## v12
// cordic
module cordic (
    input wire clk,
    input wire rst,
    input wire                        valid_i,
    input wire signed [16:0]    x_i,
    input wire signed [16:0]    y_i,
    output wire                        valid_o,
    output wire signed [16:0]    x_o,
    output wire signed [16:0]    y_o
    );
For scale: about 5300 cells after synthesis, about 42000 sq um of cells after synthesis.
make LEC_CHECK=0 CAP_MARGIN=40 CELL_PAD_IN_SITES_GLOBAL_PLACEMENT=2 CORE_ASPECT_RATIO=0.59 CORE_MARGIN=8 CORE_UTILIZATION=17 CTS_CLUSTER_DIAMETER=46 GPL_ROUTABILITY_DRIVEN=0 GPL_TIMING_DRIVEN=1 MAX_ROUTING_LAYER=met5 MIN_ROUTING_LAYER=met2 PLACE_DENSITY_LB_ADDON=0.04 SETUP_SLACK_MARGIN=0.33 SLEW_MARGIN=25 TNS_END_PERCENT=35 finish   # period 3.09 ns
run.sh (not shown) runs the stock make flow with config.mk's settings and CLKGATE_MAP_FILE=.
What the final checks of v12 revealed, after a flow that finished every stage, was a layout that fails on setup timing.
Modified inputs, v17 compared to v12
Settings: MIN_ROUTING_LAYER: met2 -> unset; CORE_UTILIZATION: 17 -> 64; CORE_ASPECT_RATIO: 0.59 -> unset; PLACE_DENSITY_LB_ADDON: 0.04 -> unset; CELL_PAD_IN_SITES_GLOBAL_PLACEMENT: 2 -> unset; GPL_ROUTABILITY_DRIVEN: 0 -> unset; CAP_MARGIN: 40 -> 20; SLEW_MARGIN: 25 -> 20; TNS_END_PERCENT: 35 -> unset; MAX_ROUTING_LAYER: met5 -> unset; CTS_CLUSTER_DIAMETER: 46 -> unset; SETUP_SLACK_MARGIN: 0.33 -> unset; GPL_TIMING_DRIVEN: 1 -> unset; CORE_MARGIN: 8 -> 2; the clock period (ns, I/O delays scaled along): 3.09 -> 3.07.
--- outcome ---
- Standard cell area after detailed placement, v17 vs v12: down by more than 10%
- Summary of v17 over v12: post-cts hold-fix buffer tally now sits at about the same level; number of core rows fell by about 33%; die boundary width dropped about 60%; minimum setup slack after placement went up by 0.10 ns; cell count after placement decreased by about 30% relative to the old numbers.
- The die area of v17 was superior to that of v12.
- Maximum level of the CTS H-tree: v17 lower than v12
- For v17, the flow was terminated by a tool error in global routing (5_1_grt) and produced no final design.
Edits applied to the flow inputs when going from v17 to v49:
Settings: a change of CORE_UTILIZATION from 64 to 40; a change of the clock period (ns, I/O delays scaled along) from 3.07 to 4.6.
Notes after the runs:
Synthesized flop and latch total: v17 vs v49, no meaningful difference
In the flow results for v17 and v49, the total CTS buffers is smaller on v17.
v49 has completed all stages; timing, DRC and antenna checks passed.
The flow ended early for v17: it failed with a tool error in global routing (5_1_grt).
Re yosys synthesis chip area: no difference whatsoever between v17 and v49.
v17 -> v49: synthesized area flat
v49 vs v17 on final RePlAce weighted congestion: v49 is the lower one.
Number of buffers on the longest clock path came out exactly the same in v17 and v49.
Here is what was changed in the inputs of v24 compared with v49.
Settings: CORE_UTILIZATION changed from 40 to 61; the clock period (ns, I/O delays scaled along) changed from 4.6 to 4.47.
--- outcome ---
v24 vs. v49: worst setup slack went down by 0.10 ns.
When v24 is measured against v49, its largest net degree at the start of global routing turns out 37 higher.
Summary — via count of the first global-routing pass, v24 relative to v49: lower, by about 1.5%.
| cell area | v24 vs v49 | better |
Between v49 and v24, the sequential cell count does not differ in any meaningful way.
Inputs modified between v24 and v11:
Settings: CORE_UTILIZATION now 12, was 61; the clock period (ns, I/O delays scaled along) now 5.85, was 4.47.
## What came out
- v11 vs v24: arrival time of the worst setup path up
- v11: non-clock buffer count is about 70% lower than what v24 reported.
- | post-placement setup slack | v11 vs v24 | 0.86 ns higher |
- v11 vs. v24: count of standard-cell rows went up by about 130%.
- STATUS highest achievable clock rate: v11 loses against v24
Input changes introduced in v3 (baseline for comparison: v11):
Settings: swapping 12 for 40 in CORE_UTILIZATION; putting CELL_PAD_IN_SITES_DETAIL_PLACEMENT at 1 where nothing was set; putting ABC_AREA at 1 where nothing was set; swapping 5.85 for 4.6 in the clock period (ns, I/O delays scaled along).
==> results <==
- Looking at the reports, v3 completed the entire flow and the layout it produced met the timing, design-rule and antenna checks.
- On total negative slack for setup checks, v3 tracks v11 almost exactly.
- Final setup violation count came out exactly the same in v11 and v3.
- v3 vs. v11: synthesized cell count has increased; sequential share of layout area has increased; final clock period utilization by the worst path has increased.

========
rev 12:
The RTL this note starts from:
==> flow/design.v <==
`timescale 1ns/1ns
 `timescale 1ns/1ns
module signed_shifter (input wire [4-1:0] i,
                       input wire signed [16:0] D,
                       output reg signed [16:0] Q);
always @ *
begin
Q = D >>> i;  
end
endmodule
 `timescale 1ns/1ns
module rotator (
    input wire clk,
    input wire rst,
    input wire signed  [16:0]    x_i,
    input wire signed  [16:0]    y_i,
    output wire signed [16:0]    x_o,
    output wire signed [16:0]    y_o
    );
    parameter integer iteration             = 0;  
    parameter signed [16:0] tangle = 0;  
    reg signed [16:0] x_1;
    reg signed [16:0] y_1;
    wire signed [16:0] x_i_shifted;
    wire signed [16:0] y_i_shifted;
    signed_shifter x_shifter(iteration,x_i,x_i_shifted);
    signed_shifter y_shifter(iteration,y_i,y_i_shifted);
    always @ (posedge clk)
        if (rst) begin
            x_1 <= 0;
            y_1 <= 0;
            end else begin
            if (y_i > 0) begin   
                x_1 <= x_i + y_i_shifted;  
                y_1 <= y_i - x_i_shifted;  
                end else begin
                x_1 <= x_i - y_i_shifted;  
                y_1 <= y_i + x_i_shifted;  
            end
        end
        assign x_o = x_1;
        assign y_o = y_1;
endmodule
 `timescale 1ns/1ns
module cordic (
    input wire clk,
    input wire rst,
    input wire                        valid_i,
    input wire signed [16:0]    x_i,
    input wire signed [16:0]    y_i,
    output wire                        valid_o,
    output wire signed [16:0]    x_o,
    output wire signed [16:0]    y_o
    );
    function [16:0] tanangle;
        input [3:0] i;
        begin
            case (i)
                4'b0000: tanangle = 17'd25735;     
                4'b0001: tanangle = 17'd15192;     
                4'b0010: tanangle = 17'd8027;      
                4'b0011: tanangle = 17'd4075;      
                4'b0100: tanangle = 17'd2045;      
                4'b0101: tanangle = 17'd1024;      
                4'b0110: tanangle = 17'd512;       
                4'b0111: tanangle = 17'd256;       
                4'b1000: tanangle = 17'd128;       
                4'b1001: tanangle = 17'd64;        
                4'b1010: tanangle = 17'd32;        
                4'b1011: tanangle = 17'd16;        
                4'b1100: tanangle = 17'd8;         
                4'b1101: tanangle = 17'd4;         
                4'b1110: tanangle = 17'd2;         
                4'b1111: tanangle = 17'd1;         
            endcase
        end
    endfunction
    wire signed [16:0] x [16-1:0];
    wire signed [16:0] y [16-1:0];
    assign x[0]    = x_i < 0  ? -x_i 
                                : x_i;
    assign y[0]    = y_i < 0  ? -y_i
                                : y_i;
    assign x_o     = x[16-1];
    assign y_o     = y[16-1];
    reg [16-2:0] valid_pipe;
    always @ (posedge clk)
        if (rst)
            valid_pipe <= 0;
        else
            valid_pipe <= {valid_pipe[16-3:0], valid_i};
    assign valid_o = valid_pipe[16-2];
    genvar i;
    generate
    for(i = 0;i<16-1;i = i+1)
    begin
        rotator #(.iteration(i), .tangle(tanangle(i))) U (clk,rst,x[i],y[i],x[i+1],y[i+1]);
    end
    endgenerate
endmodule
Settings: LEC_CHECK=0, CAP_MARGIN=40, CELL_PAD_IN_SITES_GLOBAL_PLACEMENT=2, CORE_ASPECT_RATIO=0.59, CORE_MARGIN=8, CORE_UTILIZATION=17, CTS_CLUSTER_DIAMETER=46, GPL_ROUTABILITY_DRIVEN=0, GPL_TIMING_DRIVEN=1, MAX_ROUTING_LAYER=met5, MIN_ROUTING_LAYER=met2, SETUP_SLACK_MARGIN=0.31, SLEW_MARGIN=35, TNS_END_PERCENT=15; clock period 3.09 ns.
Complete run, failing final checks: rev 12, reason negative setup slack.
Input-level comparison between rev 13 and rev 12:
==> flow/config.mk <==
export PLATFORM = sky130hd
export DESIGN_NAME = cordic
export DESIGN_NICKNAME = cordic
export VERILOG_FILES = /design/flow/design.v
export SDC_FILE = /design/flow/constraint.sdc
export NUM_CORES = 4
export LEC_CHECK = 0
export CAP_MARGIN = 5
export CORE_MARGIN = 2
export CORE_UTILIZATION = 72
export SLEW_MARGIN = 20
==> flow/constraint.sdc <==
create_clock -name core_clock -period 1.55 [get_ports {clk}]
set_input_delay 0.3100 -clock core_clock [delete_from_list [all_inputs] [get_ports {clk}]]
set_output_delay 0.3100 -clock core_clock [all_outputs]
set_load 0.01 [all_outputs]
## What came out
- Of rev 13 and rev 12, none finishes clean.
- The run showing the greater overall die area is rev 12.
- Rev 12 → rev 13: overall die width went down, number of cells in Yosys stat did not really move.
